==> 04-01 <==
==> flow/design.v <==
`timescale 100ps/10ps
module triangle(clk, reset, nt, xi, yi, busy, po, xo, yo);
input        clk, reset, nt;
input  [2:0] xi, yi;
output       busy, po;
output [2:0] xo, yo;
reg busy, po;
reg [4:0] state, next_state;  
reg [6:0] x_cor[0:2];         
reg [6:0] y_cor[0:2];         
reg [1:0] s0_count;           
reg s1_count;                 
reg s2_count;                 
reg s7_count;                 
reg [4:0] horiz;              
reg [3:0] out_count;          
reg signed [8:0] a[0:1];      
reg signed [8:0] b[0:1];      
reg signed [8:0] c[0:1];      
reg [3:0] ep, save_ep;        
reg signed [7:0] value;       
reg [1:0] o_idx;              
reg [2:0] xo, yo;             
reg loc;                      
reg [3:0] start;              
parameter s0=5'd0,s1=5'd1,s2=5'd2,s3=5'd3,s4=5'd4,s5=5'd5,s6=5'd6,s7=5'd7;
integer i,j;
always @(posedge clk or posedge reset)begin
    if(reset) state<=s0;
    else state<=next_state;
end
always @(*)begin
    case(state)
        s0:next_state=(s0_count==2'd3)?s1:s0;
        s1:next_state=(s1_count==1'b1)?s2:s1;
        s2:next_state=(out_count==y_cor[0]||out_count==y_cor[1]||out_count==y_cor[2])?s5:((s2_count==1'b1)?((value==8'd0)?s5:((value[7]==1'b0)?s3:s4)):s2);
        s3:next_state=(o_idx==2'd2)?s5:s2;
        s4:next_state=(o_idx==2'd1)?s5:s2;
        s5:next_state=(out_count==y_cor[0]||out_count==y_cor[2])?s6:((loc==1'b0)?((out_count==y_cor[1])?((start==x_cor[1])?s6:s5):((start==ep)?s6:s5)):((start==x_cor[0])?s6:s5));
        s6:next_state=(out_count==y_cor[2])?s7:s2;
        s7:next_state=(s7_count==1'b1)?s0:s7;
        default:next_state=s0;
    endcase
end
always @(posedge clk or posedge reset)begin
    if(reset) busy<=1'b0;
    else begin
        if(state==s7&&s7_count==1'b1) busy<=1'b0;
        else if(state==s0&&s0_count==2'd0&&nt==1'b0) busy<=1'b0;
        else busy<=1'b1;
    end
end
always @(posedge clk or posedge reset)begin
    if(reset) s0_count<=2'd0;
    else begin
        if(state==s7) s0_count<=2'd0;
        else if(state==s0&&s0_count==2'd0&&nt==1'b0) s0_count<=2'd0;
        else s0_count<=s0_count+2'd1;
    end
end
always @(posedge clk or posedge reset)begin
    if(reset)begin
        s1_count<=1'b0;
    end
    else begin
        if(state==s1) s1_count<=1'b1;
        else s1_count<=1'b0;
    end
end
always @(posedge clk or posedge reset)begin
    if(reset)begin
        s2_count<=1'b0;
    end
    else begin
        if(state==s2) s2_count<=1'b1;
        else s2_count<=1'b0;
    end
end
always @(posedge clk or posedge reset)begin
    if(reset)begin
        s7_count<=1'b0;
    end
    else begin
        if(state==s7) s7_count<=1'b1;
        else s7_count<=1'b0;
    end
end
always @(posedge clk or posedge reset)begin
    if(reset)begin
        loc<=1'b0;
    end
    else begin
        if(state==s1)begin
            if(x_cor[1]>x_cor[0]) loc<=1'b0;
            else loc<=1'b1;
        end
    end
end
always @(posedge clk or posedge reset)begin
    if(reset)begin
        for(i=0;i<2;i=i+1)begin
            a[i]<=9'd0;
        end
    end
    else begin
        case(state)
            s1:begin
                if(loc==1'b0)begin
                    a[0]<=($signed(y_cor[1])-$signed(y_cor[0]));
                    a[1]<=($signed(y_cor[2])-$signed(y_cor[1]));
                end
                else begin
                    a[0]<=($signed(y_cor[1])-$signed(y_cor[0]));
                    a[1]<=(~($signed(y_cor[2])-$signed(y_cor[1])))+9'd1;
                end
            end
        endcase
    end
end
always @(posedge clk or posedge reset)begin
    if(reset)begin
        for(i=0;i<2;i=i+1)begin
            b[i]<=9'd0;
        end
    end
    else begin
        case(state)
            s1:begin
                if(loc==1'b0)begin
                    b[0]<=(~($signed(x_cor[1])-$signed(x_cor[0])))+9'd1;
                    b[1]<=(~($signed(x_cor[2])-$signed(x_cor[1])))+9'd1;
                end
                else begin
                    b[0]<=(~($signed(x_cor[1])-$signed(x_cor[0])))+9'd1;
                    b[1]<=($signed(x_cor[2])-$signed(x_cor[1]));
                end
            end
        endcase
    end
end
always @(posedge clk or posedge reset)begin
    if(reset)begin
        for(i=0;i<2;i=i+1)begin
            c[i]<=9'd0;
        end
    end
    else begin
        case(state)
            s1:begin
                if(loc==1'b0)begin
                    c[0]<=($signed(y_cor[0]*x_cor[1])-$signed(y_cor[1]*x_cor[0]));
                    c[1]<=($signed(y_cor[1]*x_cor[2])-$signed(y_cor[2]*x_cor[1]));
                end
                else begin
                    c[0]<=($signed(y_cor[0]*x_cor[1])-$signed(y_cor[1]*x_cor[0]));
                    c[1]<=(~($signed(y_cor[1]*x_cor[2])-$signed(y_cor[2]*x_cor[1])))+9'd1;
                end
            end
        endcase
    end
end
always @(posedge clk or posedge reset)begin
    if(reset)begin
        for(i=0;i<3;i=i+1)begin
            x_cor[i]<=7'd0;
        end
    end
    else begin
        case(state)
            s0:begin
                x_cor[s0_count]<=xi;
            end
        endcase
    end
end
always @(posedge clk or posedge reset)begin
    if(reset)begin
        for(i=0;i<3;i=i+1)begin
            y_cor[i]<=7'd0;
        end
    end
    else begin
        case(state)
            s0:begin
                y_cor[s0_count]<=yi;
            end
        endcase
    end
end
always @(posedge clk or posedge reset)begin
    if(reset) begin
        horiz<=5'd0;
    end
    else begin
        case(state)
            s1:begin
                horiz<=(x_cor[1]-x_cor[0]);
            end
        endcase
    end
end
always @(posedge clk or posedge reset)begin
    if(reset)begin
        out_count<=4'd0;
    end
    else begin
        case(state)
            s1:out_count<=y_cor[0];
            s6:out_count<=out_count+4'd1;
        endcase
    end
end
always @(posedge clk or posedge reset)begin
    if(reset)begin
        ep<=4'd0;
    end
    else begin
        if(loc==1'b0)begin
            if(state==s6) ep<=save_ep;
            else if(state==s3)begin
                if(out_count<y_cor[1])begin
                    if(o_idx==2'd2) ep<=ep;
                    else ep<=ep+4'd1;
                end
                else ep<=ep-4'd1;
            end
            else if(state==s4)begin
                if(out_count<y_cor[1]) ep<=ep-4'd1;
                else begin
                    if(o_idx==2'd1) ep<=ep;
                    else ep<=ep+4'd1;
                end
            end
            else ep<=ep;
        end
        else begin
            if(state==s6) ep<=save_ep;
            else if(state==s3)begin
                if(out_count<y_cor[1])begin
                    if(o_idx==2'd2) ep<=ep;
                    else ep<=ep-4'd1;
                end
                else ep<=ep+4'd1;
            end
            else if(state==s4)begin
                if(out_count<y_cor[1]) ep<=ep+4'd1;
                else begin
                    if(o_idx==2'd1) ep<=ep;
                    else ep<=ep-4'd1;
                end
            end
            else ep<=ep;
        end
    end
end
always @(posedge clk or posedge reset)begin
    if(reset)begin
        o_idx<=2'd0;
    end
    else begin
        if(state==s3) o_idx<=2'd1;
        else if(state==s4) o_idx<=2'd2;
        else if(state==s5) o_idx<=2'd0;
    end
end
always @(posedge clk or posedge reset)begin
    if(reset)begin
        save_ep<=4'd0;
    end
    else begin
        if(state==s1) save_ep<=(x_cor[0]+x_cor[1])>>1;
    end
end
always @(posedge clk or posedge reset)begin
    if(reset)begin
        value<=8'd0;
    end
    else begin
        if(state==s2) begin
            if(out_count==y_cor[0]||out_count==y_cor[1]||out_count==y_cor[2]) value<=8'd0;
            else if(out_count<y_cor[1]) begin
                value<=(a[0]*$signed(ep))+(b[0]*$signed(out_count))+c[0];
            end
            else begin
                value<=(a[1]*$signed(ep))+(b[1]*$signed(out_count))+c[1];
            end
        end
    end
end
always @(posedge clk or posedge reset)begin
    if(reset) po<=1'b0;
    else if(state==s5) po<=1'b1;
    else po<=1'b0;
end
always @(posedge clk)begin
    if(state==s5) start<=start+4'd1;
    else begin
        if(loc==1'b0) start<=x_cor[0];
        else begin
            if(out_count==y_cor[1]) start<=x_cor[1];
            else start<=ep;
        end
    end
end
always @(posedge clk or posedge reset)begin
    if(reset)begin
        xo<=3'd0;
    end
    else begin
        if(state==s5)begin
            if(out_count==y_cor[0]) xo<=x_cor[0];
            else if(out_count==y_cor[2]) xo<=x_cor[2];
            else xo<=start;
        end
    end
end
always @(posedge clk or posedge reset)begin
    if(reset)begin
        yo<=3'd0;
    end
    else begin
        if(state==s5)begin
            if(out_count==y_cor[0]) yo<=y_cor[0];
            else if(out_count==y_cor[2]) yo<=y_cor[2];
            else yo<=out_count;
        end
    end
end
endmodule
==> flow/run.sh <==
#!/bin/bash
# the make line also repeats each setting of config.mk as NAME=value (left out here)
make -C /OpenROAD-flow-scripts/flow DESIGN_CONFIG=/design/flow/config.mk WORK_HOME=/design/flow/orfs CLKGATE_MAP_FILE= finish
==> flow/config.mk <==
export PLATFORM = sky130hd
export DESIGN_NAME = triangle
export DESIGN_NICKNAME = triangle
export VERILOG_FILES = /design/flow/design.v
export SDC_FILE = /design/flow/constraint.sdc
export NUM_CORES = 4
export LEC_CHECK = 0
export ABC_AREA = 0
export CAP_MARGIN = 40
export CORE_ASPECT_RATIO = 1.39
export CORE_MARGIN = 2
export CORE_UTILIZATION = 55
export CTS_CLUSTER_DIAMETER = 27
export GPL_ROUTABILITY_DRIVEN = 0
export PLACE_DENSITY_LB_ADDON = 0.01
export SETUP_SLACK_MARGIN = 1.79
export SLEW_MARGIN = 40
export TNS_END_PERCENT = 5
==> flow/constraint.sdc <==
create_clock -name core_clock -period 7.3 [get_ports {clk}]
set_input_delay 1.4600 -clock core_clock [delete_from_list [all_inputs] [get_ports {clk}]]
set_output_delay 1.4600 -clock core_clock [all_outputs]
set_load 0.01 [all_outputs]
==> 10-20 (differences from 04-01) <==
CAP_MARGIN = 0   (was 40)
CORE_ASPECT_RATIO = 0.5   (was 1.39)
CORE_UTILIZATION = 71   (was 55)
CTS_CLUSTER_DIAMETER = 53   (was 27)
SETUP_SLACK_MARGIN = -0.72   (was 1.79)
TNS_END_PERCENT = unset   (was 5)
==> 12-16 (differences from 04-01) <==
ABC_AREA = 1   (was 0)
CAP_MARGIN = 20   (was 40)
CORE_ASPECT_RATIO = unset   (was 1.39)
CORE_UTILIZATION = 72   (was 55)
CTS_CLUSTER_SIZE = 89   (was unset)
GPL_ROUTABILITY_DRIVEN = unset   (was 0)
PLACE_DENSITY = 0.37   (was unset)
PLACE_DENSITY_LB_ADDON = unset   (was 0.01)
SETUP_SLACK_MARGIN = 1.04   (was 1.79)
SLEW_MARGIN = 20   (was 40)
TNS_END_PERCENT = unset   (was 5)
==> flow/constraint.sdc (replaced) <==
create_clock -name core_clock -period 3.94 [get_ports {clk}]
set_input_delay 0.7880 -clock core_clock [delete_from_list [all_inputs] [get_ports {clk}]]
set_output_delay 0.7880 -clock core_clock [all_outputs]
set_load 0.01 [all_outputs]
==> comparison table <==
Outcome: 04-01 finished clean; 12-16 complete, but fails checks; 10-20 finished clean
Reasons for failing layout checks: 04-01 -; 12-16 setup timing; 10-20 -
Non-clock buffers, area share: 04-01 1.78%; 12-16 9.33%; 10-20 1.79%
Number of fillers in the final layout: 04-01 1570; 12-16 719; 10-20 941
Synthesis area per yosys: 04-01 9820 µm²; 12-16 10300 µm²; 10-20 9820 µm²
Detailed route wirelength on metal3: 04-01 714 µm; 12-16 2.32 mm; 10-20 2.02 mm
Placed wire-length estimate: 04-01 16.9 mm; 12-16 20.0 mm; 10-20 17.6 mm
Mux share of post-synthesis cell area: 04-01 5.94%; 12-16 0.0971%; 10-20 5.94%
Biggest fanout along the worst timing path: 04-01 13; 12-16 7; 10-20 13
Layout net count: 04-01 1215; 12-16 1625; 10-20 1215
Signal arrival time at the worst endpoint: 04-01 5.26 ns; 12-16 4.74 ns; 10-20 5.25 ns
Sequential cell area in the final layout: 04-01 2610 µm²; 12-16 2630 µm²; 10-20 2610 µm²
Setup Total Neg Slack: 04-01 0 ns; 12-16 -2.46 ns; 10-20 0 ns
Area fraction in and, or, nand and nor cells after synthesis: 04-01 12.4%; 12-16 19.9%; 10-20 12.4%
Non-filler cells, final: 04-01 1248; 12-16 1602; 10-20 1188
Die Y: 04-01 162 µm; 12-16 124 µm; 10-20 87.1 µm
FP Util: 04-01 56.2%; 12-16 74.0%; 10-20 72.6%
Leakage: 04-01 5.23 nW; 12-16 6.93 nW; 10-20 5.23 nW
Wire length on met1: 04-01 9.42 mm; 12-16 11.2 mm; 10-20 10.5 mm
Total GRT Usage: 04-01 24.5%; 12-16 37.6%; 10-20 33.1%
Timing endpoint of the critical path: 04-01 value[6]; 12-16 value[7]; 10-20 value[7]
Post-synth design cell area: 04-01 9820 µm²; 12-16 10300 µm²; 10-20 9820 µm²
Cell count after synthesis: 04-01 1005; 12-16 1305; 10-20 1005
Adder-cell share of the synthesized area: 04-01 32.3%; 12-16 30.8%; 10-20 32.3%
Number of logic gates: 04-01 731; 12-16 899; 10-20 731
Post-CTS setup buffer count: 04-01 0; 12-16 21; 10-20 0
Hold_ws: 04-01 0.483 ns; 12-16 0.481 ns; 10-20 0.483 ns
Maximum number of pins on one net before global-route repair: 04-01 60; 12-16 59; 10-20 76

* * *

==> inputs of run H <==
RTL: the design.v shown in full above, as it stands there.
clock: 5.23 ns
lec_check: 0
abc_area: 0
cap_margin: 0
cell_pad_in_sites_global_placement: 1
core_aspect_ratio: 0.73
core_margin: 8
core_utilization: 66
cts_cluster_diameter: 304
cts_cluster_size: 83
gpl_timing_driven: 0
min_routing_layer: met1
place_density_lb_addon: 0.13
setup_slack_margin: 1.19
slew_margin: 35
run.sh (not shown) runs the stock make flow with config.mk's settings and CLKGATE_MAP_FILE=.
==> inputs of run A, as changes to run H <==
Settings changed: ABC_AREA 0 to unset, CELL_PAD_IN_SITES_GLOBAL_PLACEMENT 1 to unset, CORE_ASPECT_RATIO 0.73 to unset, CORE_MARGIN 8 to 2, CORE_UTILIZATION 66 to 72, CTS_CLUSTER_DIAMETER 304 to 357, CTS_CLUSTER_SIZE 83 to 15, GPL_TIMING_DRIVEN 0 to unset, MIN_ROUTING_LAYER met1 to unset, PLACE_DENSITY_LB_ADDON 0.13 to 0.02, SETUP_SLACK_MARGIN 1.19 to -0.04, SLEW_MARGIN 35 to 30.
==> flow/constraint.sdc (replaced) <==
create_clock -name core_clock -period 2.75 [get_ports {clk}]
set_input_delay 0.5500 -clock core_clock [delete_from_list [all_inputs] [get_ports {clk}]]
set_output_delay 0.5500 -clock core_clock [all_outputs]
set_load 0.01 [all_outputs]
==> comparison table <==
| item | run A | run H |
|---|---|---|
| Result of the run | failed layout checks | timing/DRC/antenna clean |
| Violated checks | setup timing | - |
| First-pass GRT wire length | 43.9 mm | 39.0 mm |
| Worst Max-Slew Pin Slew | 0.944 ns | 0.854 ns |
| Fraction of area in multi-input gates | 58.2% | 61.0% |
| Vias in the first global route | 8690 | 7387 |
| Met3 wire len | 2.33 mm | 1.66 mm |
| Relative max-transition margin | 37.1% | 42.6% |
| Met2 GRT Util | 68.3% | 39.7% |
| Filler-free cell count of the finished design | 1333 | 1259 |
| Overall Power | 4.24 mW | 2.04 mW |
| Worst Hold Path EP | busy | po |
| Seq pwr | 1.59 mW | 848 uW |
| Number of cells in the design after placement | 1296 | 1222 |
| Critical Path Slowest Stage Cell | sky130_fd_sc_hd__fa_1 | sky130_fd_sc_hd__fa_2 |

* * *

==> run a: inputs <==
RTL: the design.v shown in full above, as it stands there.
==> flow/config.mk <==
export PLATFORM = sky130hd
export DESIGN_NAME = triangle
export DESIGN_NICKNAME = triangle
export VERILOG_FILES = /design/flow/design.v
export SDC_FILE = /design/flow/constraint.sdc
export NUM_CORES = 4
export LEC_CHECK = 0
export ABC_AREA = 0
export CAP_MARGIN = 20
export CORE_MARGIN = 2
export CORE_UTILIZATION = 55
export CTS_CLUSTER_DIAMETER = 293
export CTS_CLUSTER_SIZE = 98
export HOLD_SLACK_MARGIN = -0.05
export SLEW_MARGIN = 5
==> flow/constraint.sdc <==
create_clock -name core_clock -period 5.0 [get_ports {clk}]
set_input_delay 1.0000 -clock core_clock [delete_from_list [all_inputs] [get_ports {clk}]]
set_output_delay 1.0000 -clock core_clock [all_outputs]
set_load 0.01 [all_outputs]
==> inputs of run b, as changes to run a <==
==> flow/config.mk (replaced) <==
export PLATFORM = sky130hd
export DESIGN_NAME = triangle
export DESIGN_NICKNAME = triangle
export VERILOG_FILES = /design/flow/design.v
export SDC_FILE = /design/flow/constraint.sdc
export NUM_CORES = 4
export LEC_CHECK = 0
export CAP_MARGIN = 20
export CORE_ASPECT_RATIO = 0.67
export CORE_MARGIN = 8
export CORE_UTILIZATION = 40
export CTS_CLUSTER_SIZE = 49
export SETUP_SLACK_MARGIN = 0.14
export SLEW_MARGIN = 10
export TNS_END_PERCENT = 90
==> inputs of run c, as changes to run a <==
==> flow/config.mk (replaced) <==
export PLATFORM = sky130hd
export DESIGN_NAME = triangle
export DESIGN_NICKNAME = triangle
export VERILOG_FILES = /design/flow/design.v
export SDC_FILE = /design/flow/constraint.sdc
export NUM_CORES = 4
export LEC_CHECK = 0
export CAP_MARGIN = 20
export CELL_PAD_IN_SITES_DETAIL_PLACEMENT = 2
export CORE_MARGIN = 2
export CORE_UTILIZATION = 65
export PLACE_DENSITY_LB_ADDON = 0.04
export SETUP_SLACK_MARGIN = 0.78
export SLEW_MARGIN = 20
==> flow/constraint.sdc (replaced) <==
create_clock -name core_clock -period 5.14 [get_ports {clk}]
set_input_delay 1.0280 -clock core_clock [delete_from_list [all_inputs] [get_ports {clk}]]
set_output_delay 1.0280 -clock core_clock [all_outputs]
set_load 0.01 [all_outputs]
==> comparison table <==
quantity	run c	run a	run b
Run status	aborted with a tool error	complete, no violations	complete, no violations
Last stage reached	detailed placement (3_5_place_dp)	-	-
Buffer and inverter count on the worst path	-	2	2
Hold endpoint	-	busy$_DFF_PP0_	state[7]$_DFF_PP0_
Diode count	-	0	0
Pre-Place Util	67.0%	56.6%	40.2%
DP Wirelength	-	18100 um	18900 um
Sequential cell area	-	0.00261 mm2	0.00261 mm2
Router iterations before antenna repair	-	5	8
Post-route minimum period	-	4.69 ns	4.62 ns
Non-clk bufs	-	29	33
First-pass GRT wire length	-	36600 um	37800 um
Maximum clock path buffer count	-	2	2
Cell repeated most along the worst path	-	fa_1	fa_1
Flops	-	105	105
Placement row count	44	48	47
Chip Width	127 um	138 um	207 um
Fillers	-	1477	2368
Reg-to-reg critical path endpoint	-	value[7]$_DFFE_PP0P_	value[6]$_DFFE_PP0P_
Power and IR drop assume default switching activity.
